Design std_fp_smult_pipe, start of the top module:
module std_fp_smult_pipe #(
    parameter WIDTH = 32,
    parameter INT_WIDTH = 16,
    parameter FRAC_WIDTH = 16
) (
    input  [WIDTH-1:0]              left,
    input  [WIDTH-1:0]              right,
    input  logic                    reset,
    input  logic                    go,
    input  logic                    clk,
    output logic [WIDTH-1:0]        out,
    output logic                    done
);
Size in the first run: about 0.032 mm^2 of cells after synthesis.
Settings: LEC_CHECK=0, ABC_AREA=0, CAP_MARGIN=20, CORE_MARGIN=2, CORE_UTILIZATION=72, CTS_CLUSTER_DIAMETER=193, CTS_CLUSTER_SIZE=96, SETUP_SLACK_MARGIN=0.27, SLEW_MARGIN=20; clock period 2.74 ns.
run.sh (not shown) runs the stock make flow with config.mk's settings and CLKGATE_MAP_FILE=.
The first run completed, yet does not pass: setup timing.
==> next run, changes <==
Settings changed: ABC_AREA 0 to unset, CTS_CLUSTER_DIAMETER 193 to unset, CTS_CLUSTER_SIZE 96 to unset, PLACE_DENSITY_LB_ADDON set to 0.19, SETUP_SLACK_MARGIN 0.27 to unset.
Clock period 2.74 ns to 7.02 ns, I/O delays scaled along.
Result: The changed run finished but fails on setup timing. Flip-flop count is unchanged. Fmax goes up by 1.9%. Total power goes down by 64%. Clock power goes down by 63%. Global-route usage goes down by 2.0 points. Non-clock buffer count goes down by 138. Clock-buffer cell count is unchanged. Hold slack gets better by 5.9 ps. Combinational power goes down by 65%. Worst setup slack gets better by 4400 ps.

---

## alpha
std_fp_smult_pipe again, from the RTL that the note above started with.
export LEC_CHECK = 0
export ABC_AREA = 1
export CAP_MARGIN = 30
export CELL_PAD_IN_SITES_DETAIL_PLACEMENT = 1
export CORE_MARGIN = 5
export CORE_UTILIZATION = 40
export MAX_ROUTING_LAYER = met4
export SETUP_SLACK_MARGIN = 2.2
export SLEW_MARGIN = 15
export TNS_END_PERCENT = 60
create_clock -name core_clock -period 7.59 [get_ports {clk}]
Edits applied to the flow inputs when going from alpha to beta:
- removing SETUP_SLACK_MARGIN (formerly 2.2)
- changing SLEW_MARGIN from 15 to 10
- setting GPL_ROUTABILITY_DRIVEN to 0 for the first time
- changing CORE_MARGIN from 5 to 2
- setting PLACE_DENSITY to 0.87 for the first time
- changing CORE_UTILIZATION from 40 to 53
- changing CAP_MARGIN from 30 to 20
- setting MIN_ROUTING_LAYER to met2 for the first time
- removing MAX_ROUTING_LAYER (formerly met4)
- removing TNS_END_PERCENT (formerly 60)
- changing the clock period (ns, I/O delays scaled along) from 7.59 to 7.96
--- outcome ---
On beta: total placed cells including tap cells is 279 lower than what alpha gave. Compared with alpha, beta shows a lower worst setup slack after placement. The clock sink count was comparable across alpha and beta. Area enclosed by the die boundary was higher in the run labelled alpha. The higher y dimension of the die of alpha and beta is in alpha. Looking at sum of net half-perimeters after detailed placement across both flows, beta is the weaker of the two, with alpha ahead. Simple logic cell fraction of the synthesized area came out exactly the same in alpha and beta. alpha and beta: one clean run, alpha; the rest did not finish clean. Relative to alpha, the placed instance area of beta is lower by about 2.7%. Post-synthesis instance total: alpha vs beta identical. Relative to alpha, number of gates resized after CTS has decreased by 74% in beta.
Relative to beta, the following input files were edited for gamma:
- ABC_AREA no longer set, was 1
- SLEW_MARGIN now 15, was 10
- SETUP_SLACK_MARGIN now 1.03, previously not set
- MIN_ROUTING_LAYER no longer set, was met2
- CTS_CLUSTER_SIZE now 38, previously not set
- CTS_CLUSTER_DIAMETER now 100, previously not set
- CORE_UTILIZATION now 72, was 53
- CELL_PAD_IN_SITES_DETAIL_PLACEMENT now 0, was 1
- PLACE_DENSITY now 0.63, was 0.87
- CAP_MARGIN now 0, was 20
Notes after the runs:
Area fraction in mux cells: higher on gamma
Die: gamma smaller than beta
Going from beta to gamma, floorplan net count shrinks by 18%.
HPWL after detailed placement: beta and gamma compared, lower one is gamma
In gamma, the synthesized instance count came out 22% below the value in beta.
Of beta and gamma, beta shows the lower post-synthesis area per instance, with gamma above it.
For cell count after placement, dividing the value from beta by the value from gamma gives 1.3.
gamma did not stop at any stage, and its layout met the timing, design-rule and antenna checks.
Modified inputs, delta compared to gamma
- PLACE_DENSITY changed from 0.63 to 0.87
- SETUP_SLACK_MARGIN changed from 1.03 to -0.56
- CORE_ASPECT_RATIO newly set to 0.67
- CTS_CLUSTER_SIZE changed from 38 to 51
- GPL_TIMING_DRIVEN newly set to 0
- CORE_UTILIZATION changed from 72 to 53
- ABC_AREA newly set to 0
- HOLD_SLACK_MARGIN newly set to -0.02
- CAP_MARGIN changed from 0 to 20
- CTS_CLUSTER_DIAMETER changed from 100 to 207
- CELL_PAD_IN_SITES_DETAIL_PLACEMENT changed from 0 to 2
- MIN_ROUTING_LAYER newly set to met2
- MAX_ROUTING_LAYER newly set to met4
- SLEW_MARGIN changed from 15 to 20
--- outcome ---
delta: DPL-0033 in 3_5_place_dp -> run aborted
gamma → delta: cell area after technology mapping about even, row count fell 3, starting utilization of the core area fell 20 points, mux contribution to synthesized area about even, core outline area rose about 37%.
Die size: delta exceeds gamma
As far as gate count after technology mapping goes, gamma and delta are indistinguishable; the numbers are identical.
Changes in epsilon relative to delta:
- a deleted CORE_ASPECT_RATIO that had been 0.67
- a deleted HOLD_SLACK_MARGIN that had been -0.02
- a deleted ABC_AREA that had been 0
- a deleted CELL_PAD_IN_SITES_DETAIL_PLACEMENT that had been 2
- a change of CORE_UTILIZATION from 53 to 68
- a deleted MAX_ROUTING_LAYER that had been met4
- a deleted GPL_TIMING_DRIVEN that had been 0
- a deleted MIN_ROUTING_LAYER that had been met2
- a change of CTS_CLUSTER_SIZE from 51 to 39
- a deleted CTS_CLUSTER_DIAMETER that had been 207
- a deleted PLACE_DENSITY that had been 0.87
- a deleted GPL_ROUTABILITY_DRIVEN that had been 0
- a deleted SETUP_SLACK_MARGIN that had been -0.56
- a change of the clock period (ns, I/O delays scaled along) from 7.96 to 5.72
==> results <==
Although it ran to completion, epsilon produced a layout that fails the final checks because of setup timing.
Going from delta to epsilon, floorplan die width shows a reduction of about 27%, port buffer count ~0 delta.
Comparing delta and epsilon, the lower area inside the core boundary is on epsilon.
Re core utilization before placement: epsilon is 15 points up on delta.
There was hardly any difference in synthesized cell count between delta and epsilon.
Measured against epsilon, the die size of delta comes out at 1.3 times the reference value.
Per the comparison of epsilon with delta, overall die height climbed about 8%; chip area in the Yosys report barely changed; number of top-level pins barely changed.
Power and IR drop assume default switching activity.
